==> raven <==
==> flow/design.v <==
module Decoder(
input       [3:2]            ALU_FUN,
output      reg              Logic_Enable,
output      reg              Shift_Enable,
output      reg              Arith_Enable,
output      reg              CMP_Enable
);
always @(*)               
 begin 
  case (ALU_FUN)
		   2'b00 : 
		   begin 
		    Arith_Enable = 1'b1;
			Shift_Enable = 1'b0;
			Logic_Enable = 1'b0;
			CMP_Enable = 1'b0;
		   end
		   2'b01 :                                       
		   begin 
		    Arith_Enable = 1'b0;
			Shift_Enable = 1'b0;
			Logic_Enable = 1'b1;
			CMP_Enable = 1'b0;
		   end
		   2'b10 :                                       
		   begin 
		    Arith_Enable = 1'b0;
			Shift_Enable = 1'b0;
			Logic_Enable = 1'b0;
			CMP_Enable = 1'b1;
		   end
		   2'b11 :                                       
		   begin 
		    Arith_Enable = 1'b0;
			Shift_Enable = 1'b1;
			Logic_Enable = 1'b0;
			CMP_Enable = 1'b0;
		   end
	endcase 
end 	
endmodule
module Arith_Unit #(parameter Width = 16)
(
input     [Width-1 :0]                 A,
input     [Width-1 :0]                 B,
input                                  CLK,
input                                  RST,
input       [1:0]                      ALU_FUN,
input                                  Arith_Enable,
output      reg[Width-1 :0]            Arith_OUT,
output      reg                        Carry_OUT,
output      reg                        Arith_Flag
);
wire                         High; 
wire                         LOW;
reg   [Width-1 :0]           Arith_OUT_R;
reg                          Arith_Flag_R;
reg                          Carry_OUT_R;
always @(*) 
 begin
  Carry_OUT_R = 1'b0;
  Arith_Flag_R = Arith_Enable;
  if (Arith_Enable)  
   begin 
            Arith_Flag_R = High;
	  case (ALU_FUN)
			   2'b00 :                                       
			   begin 
			   {Carry_OUT_R , Arith_OUT_R} = A + B;
			   end
			   2'b01 :                                      
			   begin 
			   Arith_OUT_R = A - B;
			   end
			   2'b10 :                                      
			   begin
			   Arith_OUT_R = A * B ;
			   end
			   2'b11 :                                     
			   begin
			   Arith_OUT_R = (B == {Width{1'b0}}) ? {Width{1'b1}} : A / B ;
			   end
		endcase 
	end
   else 
    begin
	  Arith_OUT_R= 16'b0;	
	end	
end 	
always @(posedge CLK or negedge RST)                 
 begin 
	 if (!RST)
	  begin
	    Arith_OUT <= 16'b0;
	    Arith_Flag <= 1'b0;
		Carry_OUT <= 1'b0;
	  end
	 else 
	  begin
	    Arith_OUT <= Arith_OUT_R;
 	    Arith_Flag <= Arith_Flag_R;
		Carry_OUT <= Carry_OUT_R;
	  end
 end
assign High = 1'b1;
assign LOW = 1'b0;
endmodule   
module Logic_Unit  #(parameter Width = 16)
(
input       [Width-1 :0]               A,
input       [Width-1 :0]               B,
input                                  CLK,
input       [1:0]                      ALU_FUN,
input                                  RST,
input                                  Logic_Enable,
output      reg                        Logic_Flag,
output      reg[Width-1 :0]            Logic_OUT
);
wire                         High; 
wire                         LOW;
reg    [Width-1 :0]          Logic_OUT_R;
reg                          Logic_Flag_R;
always @(*)               
 begin 
  Logic_Flag_R = Logic_Enable;
  if (Logic_Enable)
   begin
               Logic_Flag_R = High;
	  case (ALU_FUN)
			   2'b00 :                                       
			   begin
			   Logic_OUT_R = A & B;
			   end
			   2'b01 :                                       
			   begin
			   Logic_OUT_R = A | B;
			   end
			   2'b10 :                                       
			   begin
			   Logic_OUT_R = ~(A & B);
			   end
			   2'b11 :                                        
			   begin
			   Logic_OUT_R = ~(A | B);
			   end
		endcase
     end	
	else		
	 begin
	 Logic_OUT_R = 16'b0;
	 end
end 	
always @ (posedge CLK or negedge RST)                 
 begin 
 if (!RST)
  begin
  Logic_OUT <= 16'b0;
  Logic_Flag <= 1'b0;
  end
 else
  begin 
  Logic_OUT <= Logic_OUT_R;
  Logic_Flag <= Logic_Flag_R;
  end
end
assign High = 1'b1;
assign LOW = 1'b0;
endmodule   
module CMP_Unit #(parameter Width = 16)
(
input       [Width-1 :0]               A,
input       [Width-1 :0]               B,
input                                  CLK,
input       [1:0]                      ALU_FUN,
input                                  RST,
input                                  CMP_Enable,
output      reg                        CMP_Flag,
output      reg[Width-1 :0]            CMP_OUT
);
wire                         High; 
wire                         LOW;
reg   [Width-1 :0]           CMP_OUT_R;
reg                          CMP_Flag_R;
always @(*)               
 begin 
  CMP_Flag_R = CMP_Enable;
  CMP_OUT_R = 16'b0;
  if (CMP_Enable)
   begin
               CMP_Flag_R = High;
	  case (ALU_FUN)
			   2'b00 : 
			   begin                                   
				 CMP_OUT_R = 16'b0000;
				 end
			   2'b01 : 
			   begin 
				if (A == B)                                      
				 CMP_OUT_R = 16'b0001;
				 end
			   2'b10 :                                        
			   begin 
				if ( A > B)
				 CMP_OUT_R = 16'b0010;
				 end
			   2'b11 :                                       
			   begin
				if (A < B)
				 CMP_OUT_R = 16'b0011;
				 end
		endcase 
	end
  else
   begin
    CMP_OUT_R = 16'b0;
  end	
end 	
always @ (posedge CLK or negedge RST)                 
begin 
 if (!RST)
  begin
  CMP_OUT <= 16'b0;
  CMP_Flag <= 1'b0;
  end
 else
  begin 
  CMP_OUT <= CMP_OUT_R;
  CMP_Flag <= CMP_Flag_R;
  end
end
assign High = 1'b1;
assign LOW = 1'b0;
endmodule   
module Shift_Unit #(parameter Width = 16)
(
input       [Width-1 :0]                  A,
input       [Width-1 :0]                  B,
input                                     CLK,
input       [1:0]                         ALU_FUN,
input                                     RST,
input                                     Shift_Enable,
output      reg                           Shift_Flag,
output      reg[Width-1 :0]               Shift_OUT
);
wire                         High; 
wire                         LOW;
reg   [Width-1 :0]           Shift_OUT_R;
reg                          Shift_Flag_R;
always @(*)               
 begin 
  Shift_Flag_R = Shift_Enable;
  if (Shift_Enable)
   begin
              Shift_Flag_R = High;
	  case (ALU_FUN)
			   2'b00 :                                        
			   begin 
			   Shift_OUT_R = A >> 16'b0001;
			   end
			   2'b01 :                                        
			   begin
			   Shift_OUT_R = A << 16'b0001;
			   end
			   2'b10 :                                        
			   begin 
			   Shift_OUT_R = B >> 16'b0001;
			   end
			   2'b11 :                                        
			   begin
			   Shift_OUT_R = B << 16'b0001;
			   end
		endcase 
	end
  else
   begin 
     Shift_OUT_R = 16'b0;
  end	 
end 	
always @ (posedge CLK or negedge RST)                 
 begin 
  if (!RST)
   begin 
  Shift_OUT <= 16'b0;
  Shift_Flag <= 1'b0;
   end
  else
   begin  
  Shift_OUT <= Shift_OUT_R;
  Shift_Flag <= Shift_Flag_R;
  end
end
assign High = 1'b1;
assign LOW = 1'b0;
endmodule   
module ALU_TOP #(parameter Width = 16)
( 
input        [Width-1 :0]                                 A,
input        [Width-1 :0]                                 B,
input        [3:0]                                        ALU_FUN,
input                                                     CLK,
input                                                     RST,
output       [Width-1 :0]                                 Arith_OUT,
output                                                    Arith_Flag,
output                                                    Carry_OUT,
output       [Width-1 :0]                                 Logic_Out,
output                                                    Logic_Flag,
output       [Width-1 :0]                                 CMP_OUT,
output                                                    CMP_Flag,
output                                                    Shift_Flag,
output       [Width-1 :0]                                 Shift_OUT
);
wire      Shift_Enable,Logic_Enable,Arith_Enable,CMP_Enable;
Decoder DUT1 (
.ALU_FUN(ALU_FUN[3:2]),
.Logic_Enable(Logic_Enable),
.Shift_Enable(Shift_Enable),
.Arith_Enable(Arith_Enable),
.CMP_Enable(CMP_Enable)
);
Arith_Unit DUT2 (
.A(A),
.B(B),
.CLK(CLK),
.RST(RST),
.ALU_FUN(ALU_FUN[1:0]),
.Arith_Enable(Arith_Enable),
.Arith_OUT(Arith_OUT),
.Carry_OUT(Carry_OUT),
.Arith_Flag(Arith_Flag)
);
Logic_Unit DUT3 (
.A(A),
.B(B),
.CLK(CLK),
.RST(RST),
.ALU_FUN(ALU_FUN[1:0]),
.Logic_Enable(Logic_Enable),
.Logic_Flag(Logic_Flag),
.Logic_OUT(Logic_Out)
);
CMP_Unit DUT4 (
.A(A),
.B(B),
.CLK(CLK),
.RST(RST),
.ALU_FUN(ALU_FUN[1:0]),
.CMP_Enable(CMP_Enable),
.CMP_Flag(CMP_Flag),
.CMP_OUT(CMP_OUT)
);
Shift_Unit DUT5(
.A(A),
.B(B),
.CLK(CLK),
.RST(RST),
.ALU_FUN(ALU_FUN[1:0]),
.Shift_Enable(Shift_Enable),
.Shift_Flag(Shift_Flag),
.Shift_OUT(Shift_OUT)
);
endmodule
==> flow/run.sh <==
#!/bin/bash
# the make line also repeats each setting of config.mk as NAME=value (left out here)
make -C /OpenROAD-flow-scripts/flow DESIGN_CONFIG=/design/flow/config.mk WORK_HOME=/design/flow/orfs CLKGATE_MAP_FILE= finish
==> flow/config.mk <==
export PLATFORM = sky130hd
export DESIGN_NAME = ALU_TOP
export DESIGN_NICKNAME = ALU_TOP
export VERILOG_FILES = /design/flow/design.v
export SDC_FILE = /design/flow/constraint.sdc
export NUM_CORES = 4
export LEC_CHECK = 0
export CAP_MARGIN = 40
export CORE_MARGIN = 2
export CORE_UTILIZATION = 40
export GPL_ROUTABILITY_DRIVEN = 1
export HOLD_SLACK_MARGIN = 0.23
export MIN_ROUTING_LAYER = met1
export SLEW_MARGIN = 15
==> flow/constraint.sdc <==
create_clock -name core_clock -period 31.5 [get_ports {CLK}]
set_input_delay 6.3000 -clock core_clock [delete_from_list [all_inputs] [get_ports {CLK}]]
set_output_delay 6.3000 -clock core_clock [all_outputs]
set_load 0.01 [all_outputs]
==> xenon (differences from raven) <==
CAP_MARGIN = 20   (was 40)
CORE_UTILIZATION = 70   (was 40)
CTS_CLUSTER_DIAMETER = 234   (was default)
CTS_CLUSTER_SIZE = 35   (was default)
GPL_ROUTABILITY_DRIVEN = default   (was 1)
HOLD_SLACK_MARGIN = default   (was 0.23)
MAX_ROUTING_LAYER = met4   (was default)
MIN_ROUTING_LAYER = default   (was met1)
SLEW_MARGIN = 20   (was 15)
==> flow/constraint.sdc (replaced) <==
create_clock -name core_clock -period 26.5 [get_ports {CLK}]
set_input_delay 5.3000 -clock core_clock [delete_from_list [all_inputs] [get_ports {CLK}]]
set_output_delay 5.3000 -clock core_clock [all_outputs]
set_load 0.01 [all_outputs]
==> zinc (differences from raven) <==
CAP_MARGIN = 20   (was 40)
CORE_UTILIZATION = 59   (was 40)
GPL_ROUTABILITY_DRIVEN = 0   (was 1)
HOLD_SLACK_MARGIN = default   (was 0.23)
MIN_ROUTING_LAYER = default   (was met1)
SLEW_MARGIN = 20   (was 15)
==> flow/constraint.sdc (replaced) <==
create_clock -name core_clock -period 32.0 [get_ports {CLK}]
set_input_delay 6.4000 -clock core_clock [delete_from_list [all_inputs] [get_ports {CLK}]]
set_output_delay 6.4000 -clock core_clock [all_outputs]
set_load 0.01 [all_outputs]
==> qor summary <==
|  | zinc | raven | xenon |
|---|---|---|---|
| Outcome | finished clean | finished clean | did not finish |
| Stage where the flow stopped | - | - | 4_1_cts |
| Top power consumer group | combinational cells | combinational cells | - |
| Final Cycle Share | 97.2% | 96.6% | - |
| Leakage power | 8.65 nW | 9.24 nW | - |
| Detailed-routed wire length on met2 | 24,700 um | 25,700 um | - |
| Bufs w/o clock | 288 | 408 | - |
| Number of global-route vias before repair | 15.1k | 15.4k | - |
| Fraction of area in registers | 7.53% | 7.18% | - |
| Final Instance Area | 0.0183 mm2 | 0.0192 mm2 | - |
| Final layout net count | 2,489 | 2,609 | - |
| Relative slew slack | 34.4% | 21.9% | - |
| Category of the worst setup path launch point | input port | input port | - |
| Post-placement cell count | 2,426 | 2,690 | 2,616 |
| FP Core Util | 59.6% | 40.7% | 71.2% |
| Bufs on Longest Clock Path | 2 | 2 | - |
| Fill cells | 1,974 | 3,481 | - |
| Final number of max-transition violations | 0 | 0 | - |
| Inverter tally of the final layout excluding the clock network | 190 | 190 | - |
| Drt total wl | 54,900 um | 56,800 um | - |
Power and IR drop assume default switching activity.
